// FIR_low_pass_filter
module FIR_low_pass_filter(
	input clk,
	input rst,
	input [7:0]FIR_IN,
	output reg [16:0]FIR_OUT
);
reg[7:0] delay_pipeline1;
reg[7:0] delay_pipeline2;
reg[7:0] delay_pipeline3;
reg[7:0] delay_pipeline4;
reg[7:0] delay_pipeline5;
reg[7:0] delay_pipeline6;
reg[7:0] delay_pipeline7;
reg[7:0] delay_pipeline8;
reg[7:0] delay_pipeline9;
wire[7:0] coeff1 = 8'd7;	 
wire[7:0] coeff2 = 8'd5;
wire[7:0] coeff3 = 8'd51;
wire[7:0] coeff4 = 8'd135;
wire[7:0] coeff5 = 8'd179;
wire[7:0] coeff6 = 8'd135;
wire[7:0] coeff7 = 8'd51;
wire[7:0] coeff8 = 8'd5;
wire[7:0] coeff9 = 8'd7;
reg signed [16:0] multi_data1 ; 
reg signed [16:0] multi_data2 ;
reg signed [16:0] multi_data3 ;
reg signed [16:0] multi_data4 ;
reg signed [16:0] multi_data5 ;
reg signed [16:0] multi_data6 ;
reg signed [16:0] multi_data7 ;
reg signed [16:0] multi_data8 ;
reg signed [16:0] multi_data9 ;
always@(posedge clk or negedge rst)
if(!rst)
begin
	delay_pipeline1 <= 8'b0 ;
	delay_pipeline2 <= 8'b0 ;
	delay_pipeline3 <= 8'b0 ;
	delay_pipeline4 <= 8'b0 ;
	delay_pipeline5 <= 8'b0 ;
	delay_pipeline6 <= 8'b0 ;
	delay_pipeline7 <= 8'b0 ;
	delay_pipeline8 <= 8'b0 ;
	delay_pipeline9 <= 8'b0 ;
end
else
begin
	delay_pipeline1 <= FIR_IN;
	delay_pipeline2 <= delay_pipeline1 ;
	delay_pipeline3 <= delay_pipeline2 ;
  ...
==> flow/config.mk <==
export PLATFORM = sky130hd
export DESIGN_NAME = FIR_low_pass_filter
export DESIGN_NICKNAME = FIR_low_pass_filter
export VERILOG_FILES = /design/flow/design.v
export SDC_FILE = /design/flow/constraint.sdc
export NUM_CORES = 4
export LEC_CHECK = 0
export ABC_AREA = 1
export CAP_MARGIN = 20
export CORE_MARGIN = 2
export CORE_UTILIZATION = 70
export CTS_CLUSTER_DIAMETER = 206
export PLACE_DENSITY_LB_ADDON = 0.09
export SLEW_MARGIN = 20
==> flow/constraint.sdc <==
create_clock -name core_clock -period 3.92 [get_ports {clk}]
set_input_delay 0.7840 -clock core_clock [delete_from_list [all_inputs] [get_ports {clk}]]
set_output_delay 0.7840 -clock core_clock [all_outputs]
set_load 0.01 [all_outputs]
run.sh (not shown) runs the stock make flow with config.mk's settings and CLKGATE_MAP_FILE=.
==> next run, changes <==
Settings changed: ABC_AREA 1 to default, CORE_UTILIZATION 70 to 35, CTS_CLUSTER_DIAMETER 206 to default, PLACE_DENSITY_LB_ADDON 0.09 to default.
Clock period 3.92 ns to 11.1 ns, I/O delays scaled along.
Outcome:
- The changed run completed with no timing, DRC or antenna violations
- wire length came out lower by about 11%
- core utilization falls by 38 points
- synthesized area shrinks by about 6%
- critical path depth does not change
- sequential share of layout area is higher by 1.5 points
- clock-buffer cell count is higher by 3
- via count came out lower by 19%
==> next run, changes <==
Settings changed: CORE_ASPECT_RATIO from default to 0.5, CORE_UTILIZATION 35 to 59, PLACE_DENSITY from default to 0.79.
Clock period 11.1 ns to 7.0 ns, I/O delays scaled along.
After rerunning:
- routed wire length barely changes
- hold slack is better by 0.0047 ns
- area after synthesis is unchanged
- via count went up by 2.7%
- clock-buffer cell count increases by 1
- setup slack loses 4.1 ns
- die size is lower by 40%
- final area shrinks by 1.6%
==> next run, changes <==
Settings changed: CORE_ASPECT_RATIO 0.5 to 1.81, CORE_UTILIZATION 59 to 40, CTS_CLUSTER_DIAMETER from default to 380, CTS_CLUSTER_SIZE from default to 96, PLACE_DENSITY 0.79 to default.
The changed run finished clean.
Core utilization went down by 21 points.
Routed wire length went up by 6.5%.
==> next run, changes <==
Settings changed: CAP_MARGIN 20 to 5, CELL_PAD_IN_SITES_GLOBAL_PLACEMENT from default to 0, CORE_ASPECT_RATIO 1.81 to default, CTS_CLUSTER_DIAMETER 380 to 304, CTS_CLUSTER_SIZE 96 to 94, GPL_ROUTABILITY_DRIVEN from default to 0, GPL_TIMING_DRIVEN from default to 0, SETUP_SLACK_MARGIN from default to 1.49.
=>
- global-route usage goes down by 1.3 points
- setup slack degrades by 0.28 ns
- die area is about the same
- sequential cell count is unchanged
- via count drops by 1.6%
- design area is about the same
- clock-buffer cell count rises by 3
- wire length falls by 8.1%
- worst hold slack degrades by 0.029 ns
- cell count went down by 0.72%
==> next run, changes <==
Settings changed: ABC_AREA from default to 0, CAP_MARGIN 5 to 20, CELL_PAD_IN_SITES_GLOBAL_PLACEMENT 0 to default, CORE_ASPECT_RATIO from default to 1.94, CTS_CLUSTER_DIAMETER 304 to 323, CTS_CLUSTER_SIZE 94 to 98, GPL_TIMING_DRIVEN 0 to default, PLACE_DENSITY_LB_ADDON from default to 0.27, SETUP_SLACK_MARGIN 1.49 to -0.69, SLEW_MARGIN 20 to 0, TNS_END_PERCENT from default to 40.
Area after synthesis does not change.
Die area hardly moves.
Worst setup slack gets better by 0.33 ns.
Maximum frequency is higher by 7.4%.
Via count is higher by 1.2%.
Register-to-register slack gets better by 0.33 ns.
Non-clock buffer count is lower by 2.

========
## run 1
Starting RTL as in the previous note.
Settings: LEC_CHECK=0, ABC_AREA=1, CAP_MARGIN=40, CELL_PAD_IN_SITES_GLOBAL_PLACEMENT=3, CORE_MARGIN=2, CORE_UTILIZATION=40, CTS_CLUSTER_DIAMETER=24, CTS_CLUSTER_SIZE=62, GPL_ROUTABILITY_DRIVEN=0, GPL_TIMING_DRIVEN=0, MIN_ROUTING_LAYER=met1, PLACE_DENSITY_LB_ADDON=0.24, SLEW_MARGIN=20; clock period 7.26 ns.
The inputs of run 2 differ from those of run 1 as listed below.
Settings: CELL_PAD_IN_SITES_GLOBAL_PLACEMENT no longer set, was 3; SETUP_SLACK_MARGIN now 1.4, previously not set; GPL_ROUTABILITY_DRIVEN no longer set, was 0; CORE_UTILIZATION now 68, was 40; CAP_MARGIN now 20, was 40; PLACE_DENSITY_LB_ADDON no longer set, was 0.24; CTS_CLUSTER_DIAMETER no longer set, was 24; GPL_TIMING_DRIVEN no longer set, was 0; ABC_AREA no longer set, was 1; MIN_ROUTING_LAYER no longer set, was met1; CTS_CLUSTER_SIZE no longer set, was 62; the clock period (ns, I/O delays scaled along) now 5.17, was 7.26.
--- outcome ---
The flow did not stop early for run 2: all stages ran, and the layout cleared the timing, DRC and antenna checks.
STATUS synthesized cell area: run 2 wins against run 1
Summary of run 2 over run 1: critical path depth fell by 3; number of distinct library cells after synthesis higher.
Here is what was changed in the inputs of run 3 compared with run 2.
Settings: changing CORE_UTILIZATION from 68 to 72; setting TNS_END_PERCENT to 50 for the first time; setting CORE_ASPECT_RATIO to 1.32 for the first time; removing SETUP_SLACK_MARGIN (formerly 1.4); setting ABC_AREA to 1 for the first time; changing the clock period (ns, I/O delays scaled along) from 5.17 to 3.71.
Findings:
- The final report for run 3 shows a completed flow and a layout that fails verification, specifically negative setup slack.
- Run comparison: run 2 topmost layer with routed signal wires met4; run 3 topmost layer with routed signal wires met5
- Summary of run 3 over run 2: total routed wirelength grew by 5.5 mm, global-route wire length before repair grew by 18%.
- Run 3: core utilization higher than run 2
- Run 3 ended with less number of distinct library cell variants in the gate-level netlist after synthesis than run 2.
- Measured against each other, run 2 and run 3 differ in simple-gate area share of the yosys netlist, the higher figure coming from run 3.

========
== the previous run ==
The RTL this note starts from:
==> flow/design.v <==
module FIR_low_pass_filter(
	input clk,
	input rst,
	input [7:0]FIR_IN,
	output reg [16:0]FIR_OUT
);
reg[7:0] delay_pipeline1;
reg[7:0] delay_pipeline2;
reg[7:0] delay_pipeline3;
reg[7:0] delay_pipeline4;
reg[7:0] delay_pipeline5;
reg[7:0] delay_pipeline6;
reg[7:0] delay_pipeline7;
reg[7:0] delay_pipeline8;
reg[7:0] delay_pipeline9;
wire[7:0] coeff1 = 8'd7;	 
wire[7:0] coeff2 = 8'd5;
wire[7:0] coeff3 = 8'd51;
wire[7:0] coeff4 = 8'd135;
wire[7:0] coeff5 = 8'd179;
wire[7:0] coeff6 = 8'd135;
wire[7:0] coeff7 = 8'd51;
wire[7:0] coeff8 = 8'd5;
wire[7:0] coeff9 = 8'd7;
reg signed [16:0] multi_data1 ; 
reg signed [16:0] multi_data2 ;
reg signed [16:0] multi_data3 ;
reg signed [16:0] multi_data4 ;
reg signed [16:0] multi_data5 ;
reg signed [16:0] multi_data6 ;
reg signed [16:0] multi_data7 ;
reg signed [16:0] multi_data8 ;
reg signed [16:0] multi_data9 ;
always@(posedge clk or negedge rst)
if(!rst)
begin
	delay_pipeline1 <= 8'b0 ;
	delay_pipeline2 <= 8'b0 ;
	delay_pipeline3 <= 8'b0 ;
	delay_pipeline4 <= 8'b0 ;
	delay_pipeline5 <= 8'b0 ;
	delay_pipeline6 <= 8'b0 ;
	delay_pipeline7 <= 8'b0 ;
	delay_pipeline8 <= 8'b0 ;
	delay_pipeline9 <= 8'b0 ;
end
else
begin
	delay_pipeline1 <= FIR_IN;
	delay_pipeline2 <= delay_pipeline1 ;
	delay_pipeline3 <= delay_pipeline2 ;
	delay_pipeline4 <= delay_pipeline3 ;
	delay_pipeline5 <= delay_pipeline4 ;
	delay_pipeline6 <= delay_pipeline5 ;
	delay_pipeline7 <= delay_pipeline6 ;
	delay_pipeline8 <= delay_pipeline7 ;
	delay_pipeline9 <= delay_pipeline8 ;
end
always@(posedge clk or negedge rst)  
	if(!rst)
		multi_data1 <= 17'b0 ;
	else
		multi_data1 <= delay_pipeline1*coeff1 ;
always@(posedge clk or negedge rst)  
	if(!rst)
		multi_data2 <= 17'b0 ;
	else
		multi_data2 <= delay_pipeline2*coeff2 ;
always@(posedge clk or negedge rst)  
	if(!rst)
		multi_data3 <= 17'b0 ;
	else
		multi_data3 <= delay_pipeline3*coeff3 ;
always@(posedge clk or negedge rst)  
	if(!rst)
		multi_data4 <= 17'b0 ;
	else
		multi_data4 <= delay_pipeline4*coeff4 ;
always@(posedge clk or negedge rst)  
	if(!rst)
		multi_data5 <= 17'b0 ;
	else
		multi_data5 <= delay_pipeline5*coeff5 ;
always@(posedge clk or negedge rst)  
	if(!rst)
		multi_data6 <= 17'b0 ;
	else
		multi_data6 <= delay_pipeline6*coeff6 ;
always@(posedge clk or negedge rst)  
	if(!rst)
		multi_data7 <= 17'b0 ;
	else
		multi_data7 <= delay_pipeline7*coeff7 ;
always@(posedge clk or negedge rst)  
	if(!rst)
		multi_data8 <= 17'b0 ;
	else
		multi_data8 <= delay_pipeline8*coeff8 ;
always@(posedge clk or negedge rst)  
	if(!rst)
		multi_data9 <= 17'b0 ;
	else
		multi_data9 <= delay_pipeline9*coeff9 ;
always@(posedge clk or negedge rst)
	if(!rst)
		FIR_OUT <= 16'b0 ;
	else
		FIR_OUT <= multi_data1 + multi_data2 + multi_data3 + multi_data4 +multi_data5 + multi_data6 + multi_data7 + multi_data8 + multi_data9 ;
endmodule
Settings: LEC_CHECK=0, ABC_AREA=0, CAP_MARGIN=20, CELL_PAD_IN_SITES_GLOBAL_PLACEMENT=3, CORE_ASPECT_RATIO=1.43, CORE_MARGIN=5, CORE_UTILIZATION=23, CTS_CLUSTER_SIZE=26, GPL_TIMING_DRIVEN=0, MAX_ROUTING_LAYER=met4, MIN_ROUTING_LAYER=met2, PLACE_DENSITY=0.63, SETUP_SLACK_MARGIN=-0.35, SLEW_MARGIN=20; clock period 3.59 ns.
The previous run finished all stages; layout check result: FAIL, due to setup timing.
### the previous run -> the current run
Settings: a deleted CTS_CLUSTER_SIZE that had been 26; a deleted ABC_AREA that had been 0; a deleted GPL_TIMING_DRIVEN that had been 0; a deleted MIN_ROUTING_LAYER that had been met2; a deleted MAX_ROUTING_LAYER that had been met4; a change of CORE_UTILIZATION from 23 to 40; a deleted CELL_PAD_IN_SITES_GLOBAL_PLACEMENT that had been 3; a change of CORE_MARGIN from 5 to 2; a deleted PLACE_DENSITY that had been 0.63; a deleted CORE_ASPECT_RATIO that had been 1.43; a deleted SETUP_SLACK_MARGIN that had been -0.35; a change of the clock period (ns, I/O delays scaled along) from 3.59 to 4.56.
Findings:
- Every stage of the flow completed for the current run, and the final layout passed the timing, DRC and antenna checks.
- The worst setup path startpoint comes out multi_data2[2] in one run and multi_data1[2] in the other, namely in the previous run and the current run respectively.
- Looking at die area, the current run sits about 45% lower than the previous run does.
- Delta (the current run minus the previous run): design area moved down; least setup slack across all paths after layout moved up; number of fill cells in the layout moved down; via count of the first global-routing pass moved down; core utilization moved up.

========
## build 73
RTL: the design.v shown in full above, as it stands there.
clock: 3.05 ns
lec_check: 0
cap_margin: 20
core_margin: 2
core_utilization: 72
cts_cluster_size: 32
place_density: 0.35
setup_slack_margin: 0.92
slew_margin: 20
Build 73: it failed during 5_1_grt, and the tool reported DPL-0038.
For build 3, these inputs were changed with respect to build 73:
diff --git a/flow/config.mk b/flow/config.mk
--- a/flow/config.mk
+++ b/flow/config.mk
@@ -9,6 +9,4 @@
 export CORE_MARGIN = 2
 export CORE_UTILIZATION = 72
-export CTS_CLUSTER_SIZE = 32
-export PLACE_DENSITY = 0.35
-export SETUP_SLACK_MARGIN = 0.92
+export SETUP_SLACK_MARGIN = -0.23
 export SLEW_MARGIN = 20
==> flow/constraint.sdc <==
create_clock -name core_clock -period 3.49 [get_ports {clk}]
set_input_delay 0.6980 -clock core_clock [delete_from_list [all_inputs] [get_ports {clk}]]
set_output_delay 0.6980 -clock core_clock [all_outputs]
set_load 0.01 [all_outputs]
--- outcome ---
- Layout checks on build 3: not met. Flow itself completed; violations: setup timing.
- As far as number of H-tree levels is concerned, build 3 and build 73 perform about the same.
- Re post-synth area from yosys stat: no difference whatsoever between build 3 and build 73.
- Compare build 73 and build 3 | final weighted congestion in routability-driven placement lower: build 3
- Compared with build 73, in build 3 number of hold-repair buffers added at the cts stage closely matched the old numbers; area of placed instances down 5.6%; post-synthesis cell type count stayed essentially flat.
- Relative to build 73, post-cts gate resize count has gone down in build 3.
- Between build 73 and build 3, placed cell count is higher for build 73, build 3 comes in under that.
Input-level comparison between build 51 and build 3:
diff --git a/flow/config.mk b/flow/config.mk
--- a/flow/config.mk
+++ b/flow/config.mk
@@ -9,4 +9,5 @@
 export CORE_MARGIN = 2
 export CORE_UTILIZATION = 72
-export SETUP_SLACK_MARGIN = -0.23
+export CTS_CLUSTER_DIAMETER = 391
+export CTS_CLUSTER_SIZE = 98
 export SLEW_MARGIN = 20
==> flow/constraint.sdc <==
create_clock -name core_clock -period 7.0 [get_ports {clk}]
set_input_delay 1.4000 -clock core_clock [delete_from_list [all_inputs] [get_ports {clk}]]
set_output_delay 1.4000 -clock core_clock [all_outputs]
set_load 0.01 [all_outputs]
- No stage failed in build 51, and the final checks on the layout all came back clean.
- Per the comparison of build 51 with build 3, number of clock buffer instances in the layout went up, post-synthesis cell count did not really move, worst setup slack before clock tree synthesis went up.
Edits applied to the flow inputs when going from build 51 to build 53:
diff --git a/flow/config.mk b/flow/config.mk
--- a/flow/config.mk
+++ b/flow/config.mk
@@ -6,8 +6,11 @@
 export NUM_CORES = 4
 export LEC_CHECK = 0
+export ABC_AREA = 0
 export CAP_MARGIN = 20
+export CORE_ASPECT_RATIO = 1.94
 export CORE_MARGIN = 2
-export CORE_UTILIZATION = 72
-export CTS_CLUSTER_DIAMETER = 391
+export CORE_UTILIZATION = 40
+export CTS_CLUSTER_DIAMETER = 323
 export CTS_CLUSTER_SIZE = 98
-export SLEW_MARGIN = 20
+export PLACE_DENSITY_LB_ADDON = 0.27
+export SLEW_MARGIN = 0
### Flow results
- Route | build 53 vs build 51 | wire longer in build 53
- Register-to-register slack sits higher in build 53 than in build 51.
- Compared build 53 vs build 51, and multi-input gate share of total cell area is down in build 53.
- Cell area | build 53 vs build 51 | build 53 larger
